== before ==
Design uSFFT, start of the top module:
module uSFFT #(
    parameter BITWIDTH = 8,
    parameter BINPUT = 2
) (
    input wire iClk,
    input wire iRstN,
    input wire loadW,
    input wire iClr,
    input wire iAReal0,
    input wire iAImg0,
    input wire iAReal1,
    input wire iAImg1,
    input wire iBReal0,
    input wire iBImg0,
    input wire iBReal1,
    input wire iBImg1,
    input wire [BITWIDTH-1:0] iwReal,
    input wire [BITWIDTH-1:0] iwImg,
    output wire oCReal0,
    output wire oCImg0,
    output wire oCReal1,
    output wire oCImg1,
    output wire oDReal0,
    output wire oDImg0,
    output wire oDReal1,
    output wire oDImg1
);
Settings: LEC_CHECK=0, CAP_MARGIN=35, CELL_PAD_IN_SITES_DETAIL_PLACEMENT=1, CELL_PAD_IN_SITES_GLOBAL_PLACEMENT=1, CORE_MARGIN=2, CORE_UTILIZATION=40, GPL_ROUTABILITY_DRIVEN=0, GPL_TIMING_DRIVEN=1, MIN_ROUTING_LAYER=met1, PLACE_DENSITY_LB_ADDON=0.29, SLEW_MARGIN=5, TNS_END_PERCENT=35; clock period 4.58 ns.
run.sh (not shown) runs the stock make flow with config.mk's settings and CLKGATE_MAP_FILE=.
## Diff of input files: after against before
==> flow/config.mk <==
export PLATFORM = sky130hd
export DESIGN_NAME = uSFFT
export DESIGN_NICKNAME = uSFFT
export VERILOG_FILES = /design/flow/design.v
export SDC_FILE = /design/flow/constraint.sdc
export NUM_CORES = 4
export LEC_CHECK = 0
export CAP_MARGIN = 20
export CORE_MARGIN = 2
export CORE_UTILIZATION = 63
export CTS_CLUSTER_SIZE = 97
export SLEW_MARGIN = 20
==> flow/constraint.sdc <==
create_clock -name core_clock -period 2.45 [get_ports {iClk}]
set_input_delay 0.4900 -clock core_clock [delete_from_list [all_inputs] [get_ports {iClk}]]
set_output_delay 0.4900 -clock core_clock [all_outputs]
set_load 0.01 [all_outputs]
==> results <==
Every run in before and after closed cleanly, with the single exception of after.
Nothing crashed in after and all stages finished; the problem is that the final layout failed, the offending checks being setup timing.
Summary of after over before: number of sequential storage elements roughly the same, critical path depth fell by 2, smallest setup slack after layout decreased 1600 ps, post-layout net count picked up an extra about 2.4%, number of standard cells in the final layout excluding fillers went down.
Total design power was higher in the run labelled after.
Compared with before, in after count of standard-cell rows dropped about 20%; synthesis-to-layout area growth went up by 3.5 points; wire length went down 7.2%; number of well taps shows a reduction of 380.

uSFFT again, from the RTL that the note above started with.
export LEC_CHECK = 0
export ABC_AREA = 1
export CAP_MARGIN = 20
export CORE_MARGIN = 2
export CORE_UTILIZATION = 72
export CTS_CLUSTER_SIZE = 98
export SETUP_SLACK_MARGIN = -0.16
export SLEW_MARGIN = 20
export TNS_END_PERCENT = 5
create_clock -name core_clock -period 1.68 [get_ports {iClk}]
The first run finished with setup timing left.
Then changed:
- ABC_AREA: 1 -> unset
- CTS_CLUSTER_SIZE: 98 -> unset
- SETUP_SLACK_MARGIN: -0.16 -> unset
- TNS_END_PERCENT: 5 -> unset
- clock period: 1.68 -> 3.24 ns (I/O delays scaled with it)
After rerunning: The new run completed, yet does not pass: hold timing; sequential power went down by 47%; die size went down by 4.2%; setup slack is better by 0.69 ns; wire length went down by 16%; design area went down by 11%; sequential cell count is unchanged; clock power went down by 50%; utilization went down by 6.0 points.

== cedar ==
Starting RTL as in the previous note.
make LEC_CHECK=0 ABC_AREA=1 CAP_MARGIN=35 CELL_PAD_IN_SITES_DETAIL_PLACEMENT=0 CORE_MARGIN=2 CORE_UTILIZATION=72 CTS_CLUSTER_SIZE=44 GPL_ROUTABILITY_DRIVEN=0 PLACE_DENSITY_LB_ADDON=0.27 SLEW_MARGIN=20 TNS_END_PERCENT=90 finish   # period 1.81 ns
cedar finished every stage; the final checks, however, were not passed, the failures being setup timing.
The inputs of lagoon differ from those of cedar as listed below.
- setting SETUP_SLACK_MARGIN to 0.34 for the first time
- removing ABC_AREA (formerly 1)
- changing the clock period (ns, I/O delays scaled along) from 1.81 to 2.85
Notes after the runs:
- FAIL: cedar; every other run in lagoon and cedar is clean
- cedar: flow complete, layout not clean; failing: setup timing
- The power in lagoon sits about 40% below the value recorded for cedar.
- Summary of lagoon over cedar: final standard cell count with taps included and fillers excluded has decreased; global-route wire length before repair went down 9.1%; utilization down 2.2 points.
- In the flow results for lagoon and cedar, the net switching power of the design is smaller on lagoon.
- Final worst-path cycle share ends up lower on lagoon.
- Compared with cedar, lagoon shows a met1 wire length that is 3800 um lower.
- Relative to cedar, shortest clock period the worst path allows after layout increased by 0.30 ns in lagoon.
- lagoon — AND-OR/OR-AND share of the synthesized area 3.4 points lower, cedar as reference
The inputs of zinc differ from those of lagoon as listed below.
- CTS_CLUSTER_DIAMETER newly set to 77
- CAP_MARGIN changed from 35 to 5
- PLACE_DENSITY_LB_ADDON removed (was 0.27)
- SETUP_SLACK_MARGIN changed from 0.34 to -0.17
- ABC_AREA newly set to 1
- CTS_CLUSTER_SIZE changed from 44 to 72
- CORE_ASPECT_RATIO newly set to 0.94
- the clock period (ns, I/O delays scaled along) changed from 2.85 to 1.68
### Flow results
Complete run, failing final checks: zinc, reason setup timing.
Of lagoon and zinc, the run reporting the lower portion of the clock cycle consumed by the worst path in the final layout was lagoon.
lagoon was smaller in final cell area than zinc.
Fraction of area in clock buffers and inverters for zinc is lower than for lagoon.
Looking at worst setup slack after placement, zinc sits 0.63 ns lower than lagoon does.
lagoon → zinc: wire length went up by 5000 um; leakage power saw an increase; simple-gate portion of the synthesized area up 3.1 points.
diff inputs: zinc => sierra
- swapping 72 for 41 in CTS_CLUSTER_SIZE
- swapping -0.17 for -0.15 in SETUP_SLACK_MARGIN
- putting PLACE_DENSITY at 0.36 where nothing was set
- swapping 5 for 35 in CAP_MARGIN
- clearing CTS_CLUSTER_DIAMETER, which used to be 77
- clearing CORE_ASPECT_RATIO, which used to be 0.94
- swapping 0 for 1 in GPL_ROUTABILITY_DRIVEN
- swapping 1.68 for 1.56 in the clock period (ns, I/O delays scaled along)
--- outcome ---
None of the runs sierra and zinc ends with a clean layout. Relative to zinc, sierra degrades final area. [diff] first-pass GRT wire length, sierra relative to zinc: regression. Summary of sierra over zinc: routed wire length moved up, routed length on met2 moved up, buffering stage count on the worst path with inverters included moved up, power moved up. Compared to zinc, sierra shows a narrower setup margin. From zinc to sierra the numbers moved as follows: internal power summed over all cells shows an increase of about 25%; switching portion of total power shows a reduction of 2.3 points; non-filler instance count after layout shows an increase of 1.4%. sierra vs zinc, cell at the slowest stage of the critical path: sky130_fd_sc_hd__dfrtp_4 vs sky130_fd_sc_hd__dfrtp_2.
diff inputs: sierra => tundra
- TNS_END_PERCENT: 90 -> unset
- ABC_AREA: 1 -> unset
- CAP_MARGIN: 35 -> 20
- PLACE_DENSITY: 0.36 -> unset
- SETUP_SLACK_MARGIN: -0.15 -> unset
- GPL_ROUTABILITY_DRIVEN: 1 -> unset
- CTS_CLUSTER_SIZE: 41 -> unset
- CORE_UTILIZATION: 72 -> 40
- CELL_PAD_IN_SITES_DETAIL_PLACEMENT: 0 -> unset
- the clock period (ns, I/O delays scaled along): 1.56 -> 4.0
==> results <==
tundra reached the end of the flow, and the finished layout is clean on the timing, design-rule and antenna checks.
Summary — maximum frequency, tundra relative to sierra: lower, by 84 MHz.
Final HPWL from detailed placement (higher): sierra
Going from sierra to tundra, internal power component went down about 60%; chip area estimate from yosys synthesis has decreased; met3 track utilization from global routing went down by 3.1 points.
Changes observed in tundra relative to sierra: synthesized area has decreased; sequential power saw a decrease; overall fraction of global-route tracks in use went down.
Going from sierra to tundra, the global-route wire length before repair was found to have gone down by about 20%.
Input-level comparison between violet and tundra:
- swapping 40 for 57 in CORE_UTILIZATION
- swapping 4.0 for 3.03 in the clock period (ns, I/O delays scaled along)
==> results <==
From tundra to violet the numbers moved as follows: clock-buffer cell count rose 5; total placed instance area shows no meaningful change.
Going from tundra to violet, the final RePlAce weighted congestion was found to have gone up by 6.7%.
Number of vias per cell (violet vs. tundra) increases by a little under 10%
| final-layout fill cell count | violet vs tundra | about 40% lower |

## raven
Starting RTL as in the previous note.
// uSFFT
module uSFFT #(
    parameter BITWIDTH = 8,
    parameter BINPUT = 2
) (
    input wire iClk,
    input wire iRstN,
    input wire loadW,
    input wire iClr,
    input wire iAReal0,
    input wire iAImg0,
    input wire iAReal1,
    input wire iAImg1,
    input wire iBReal0,
    input wire iBImg0,
    input wire iBReal1,
    input wire iBImg1,
    input wire [BITWIDTH-1:0] iwReal,
    input wire [BITWIDTH-1:0] iwImg,
    output wire oCReal0,
    output wire oCImg0,
    output wire oCReal1,
    output wire oCImg1,
    output wire oDReal0,
    output wire oDImg0,
    output wire oDReal1,
    output wire oDImg1
);
    wire mid1_Real0;
    wire mid1_Img0;
    wire mid1_Real1;
    wire mid1_Img1;
    wire mid2_Real0;
    wire mid2_Img0;
    wire mid2_Real1;
    wire mid2_Img1;
    uButterfly #(
        .BITWIDTH(BITWIDTH),
        .BINPUT(BINPUT)
    ) u_uButterfly_in1 (
        .iClk(iClk),
        .iRstN(iRstN),
        .loadW(loadW),
        .iClr(iClr),
        .iReal0(iAReal0),
        .iImg0(iAImg0),
        .iReal1(iAReal1),
        .iImg1(iAImg1),
        .iwReal(iwReal),
        .iwImg(iwImg),
        .oReal0(mid1_Real0),
        .oImg0(mid1_Img0),
        .oReal1(mid1_Real1),
        .oImg1(mid1_Img1)
    );
    uButterfly #(
        .BITWIDTH(BITWIDTH),
        .BINPUT(BINPUT)
    ) u_uButterfly_in2 (
        .iClk(iClk),
        .iRstN(iRstN),
        .loadW(loadW),
        .iClr(iClr),
        .iReal0(iBReal0),
        .iImg0(iBImg0),
        .iReal1(iBReal1),
        .iImg1(iBImg1),
        .iwReal(iwReal),
        .iwImg(iwImg),
  ...
Settings: LEC_CHECK=0, CAP_MARGIN=35, CELL_PAD_IN_SITES_DETAIL_PLACEMENT=1, CELL_PAD_IN_SITES_GLOBAL_PLACEMENT=1, CORE_MARGIN=2, CORE_UTILIZATION=66, GPL_ROUTABILITY_DRIVEN=0, GPL_TIMING_DRIVEN=1, MIN_ROUTING_LAYER=met1, PLACE_DENSITY=0.51, SLEW_MARGIN=5, TNS_END_PERCENT=35; clock period 4.58 ns.
Run status, raven: aborted in 4_1_cts, error DPL-0033
### raven -> juniper
# raven
export LEC_CHECK = 0
export CAP_MARGIN = 35
export CELL_PAD_IN_SITES_DETAIL_PLACEMENT = 1
export CELL_PAD_IN_SITES_GLOBAL_PLACEMENT = 1
export CORE_MARGIN = 2
export CORE_UTILIZATION = 66
export GPL_ROUTABILITY_DRIVEN = 0
export GPL_TIMING_DRIVEN = 1
export MIN_ROUTING_LAYER = met1
export PLACE_DENSITY = 0.51
export SLEW_MARGIN = 5
export TNS_END_PERCENT = 35
create_clock -name core_clock -period 4.58 [get_ports {iClk}]
# juniper
export LEC_CHECK = 0
export CAP_MARGIN = 35
export CELL_PAD_IN_SITES_GLOBAL_PLACEMENT = 1
export CORE_MARGIN = 2
export CORE_UTILIZATION = 40
export GPL_ROUTABILITY_DRIVEN = 0
export GPL_TIMING_DRIVEN = 1
export MIN_ROUTING_LAYER = met2
export SETUP_SLACK_MARGIN = 0.02
export SLEW_MARGIN = 5
export TNS_END_PERCENT = 35
create_clock -name core_clock -period 4.58 [get_ports {iClk}]
==> results <==
raven did not finish: a tool error stopped it during 4_1_cts.
juniper finished end to end and its layout was clean on timing, DRC and antenna.
Floorplan row count, juniper vs raven: up by more than a quarter
Instance count after placement with tap cells included, juniper and raven: smaller value in raven
In juniper, the setup slack at placement came out 0.22 ns above the value in raven.
From raven to juniper, chip area from the yosys synthesis statistics did not move at all.
Of juniper and raven, the higher floorplan die height belongs to juniper.
From juniper to raven, synthesized cell count did not move at all.
The following lists how xenon was set up differently from juniper:
# juniper
export LEC_CHECK = 0
export CAP_MARGIN = 35
export CELL_PAD_IN_SITES_GLOBAL_PLACEMENT = 1
export CORE_MARGIN = 2
export CORE_UTILIZATION = 40
export GPL_ROUTABILITY_DRIVEN = 0
export GPL_TIMING_DRIVEN = 1
export MIN_ROUTING_LAYER = met2
export SETUP_SLACK_MARGIN = 0.02
export SLEW_MARGIN = 5
export TNS_END_PERCENT = 35
create_clock -name core_clock -period 4.58 [get_ports {iClk}]
# xenon
export LEC_CHECK = 0
export CAP_MARGIN = 20
export CORE_MARGIN = 2
export CORE_UTILIZATION = 40
export SETUP_SLACK_MARGIN = -0.28
export SLEW_MARGIN = 20
create_clock -name core_clock -period 3.03 [get_ports {iClk}]
- juniper → xenon: sequential power increased by about 50% relative to the old numbers; met3 wire length -about 90%; buffer count excluding the clock tree in the final layout climbed 19%; number of clock buffers in the layout lost 4.8%; clock transition time at the flip-flop clock pins of the worst setup and hold paths essentially unchanged.
- met5 as the top metal layer carrying routed signals was reported by juniper, and met4 by xenon.
- Between xenon and juniper, share of total power in combinational logic is lower for xenon, juniper comes in above that.
- Final critical delay including setup and external delays, xenon and juniper: lower on xenon
- The multi-input logic portion of the cell area on juniper is in line with that on xenon.
Edits applied to the flow inputs when going from xenon to pepper:
# xenon
export LEC_CHECK = 0
export CAP_MARGIN = 20
export CORE_MARGIN = 2
export CORE_UTILIZATION = 40
export SETUP_SLACK_MARGIN = -0.28
export SLEW_MARGIN = 20
create_clock -name core_clock -period 3.03 [get_ports {iClk}]
# pepper
export LEC_CHECK = 0
export CAP_MARGIN = 20
export CORE_MARGIN = 2
export CORE_UTILIZATION = 61
export SETUP_SLACK_MARGIN = 0.8
export SLEW_MARGIN = 20
create_clock -name core_clock -period 2.95 [get_ports {iClk}]
[summary]
- pepper vs xenon, non-clock buffer count went up by 30.
- xenon → pepper: total met2 wirelength after detailed routing up 4200 µm; clock period minus final worst setup slack shrank by 0.18 ns.
- Compared to xenon, pepper has actual slew at the worst max-slew pin 0.026 ns lower.
- pepper: overall power consumption about 5% above xenon
- pepper: core utilization of the finished layout 25 points above xenon
- Against xenon, pepper reports a via count that is higher.
- When the final numbers for pepper and xenon were put side by side, the core area turned out to be smaller in pepper.
- Measured against each other, pepper and xenon differ in part of the cycle the worst path needs, the higher figure coming from xenon.
- The setup slack reported for pepper is greater than that of xenon by 0.10 ns.
- Compared to xenon, the router laid down more metal wire for pepper.
Here is what was changed in the inputs of harbor compared with pepper.
# pepper
export LEC_CHECK = 0
export CAP_MARGIN = 20
export CORE_MARGIN = 2
export CORE_UTILIZATION = 61
export SETUP_SLACK_MARGIN = 0.8
export SLEW_MARGIN = 20
create_clock -name core_clock -period 2.95 [get_ports {iClk}]
# harbor
export LEC_CHECK = 0
export CAP_MARGIN = 20
export CORE_MARGIN = 2
export CORE_UTILIZATION = 72
export SETUP_SLACK_MARGIN = -0.16
export SLEW_MARGIN = 20
create_clock -name core_clock -period 2.28 [get_ports {iClk}]
==> results <==
Ran to the end and failed final checks on negative setup slack: harbor.
Going from pepper to harbor, effective utilization at floorplan grows by 11 points.
Relative to pepper, harbor degrades setup slack.
Insertion delay to the later sink of the worst-skew pair | harbor above pepper
Against pepper, routed via count in harbor came out worse.
Against pepper, first-iteration DRC count in harbor rose by more than a quarter.
Of harbor and pepper, the run reporting the lower wire length was pepper.
The lower non-clock buffer count of harbor and pepper is in pepper.
The cell count of harbor falls short of that of pepper by 0.32%.
Count of clock-buffer cells in the layout for harbor: 12 down relative to pepper
No activity file was given, so power comes from the tool's default toggle rates.
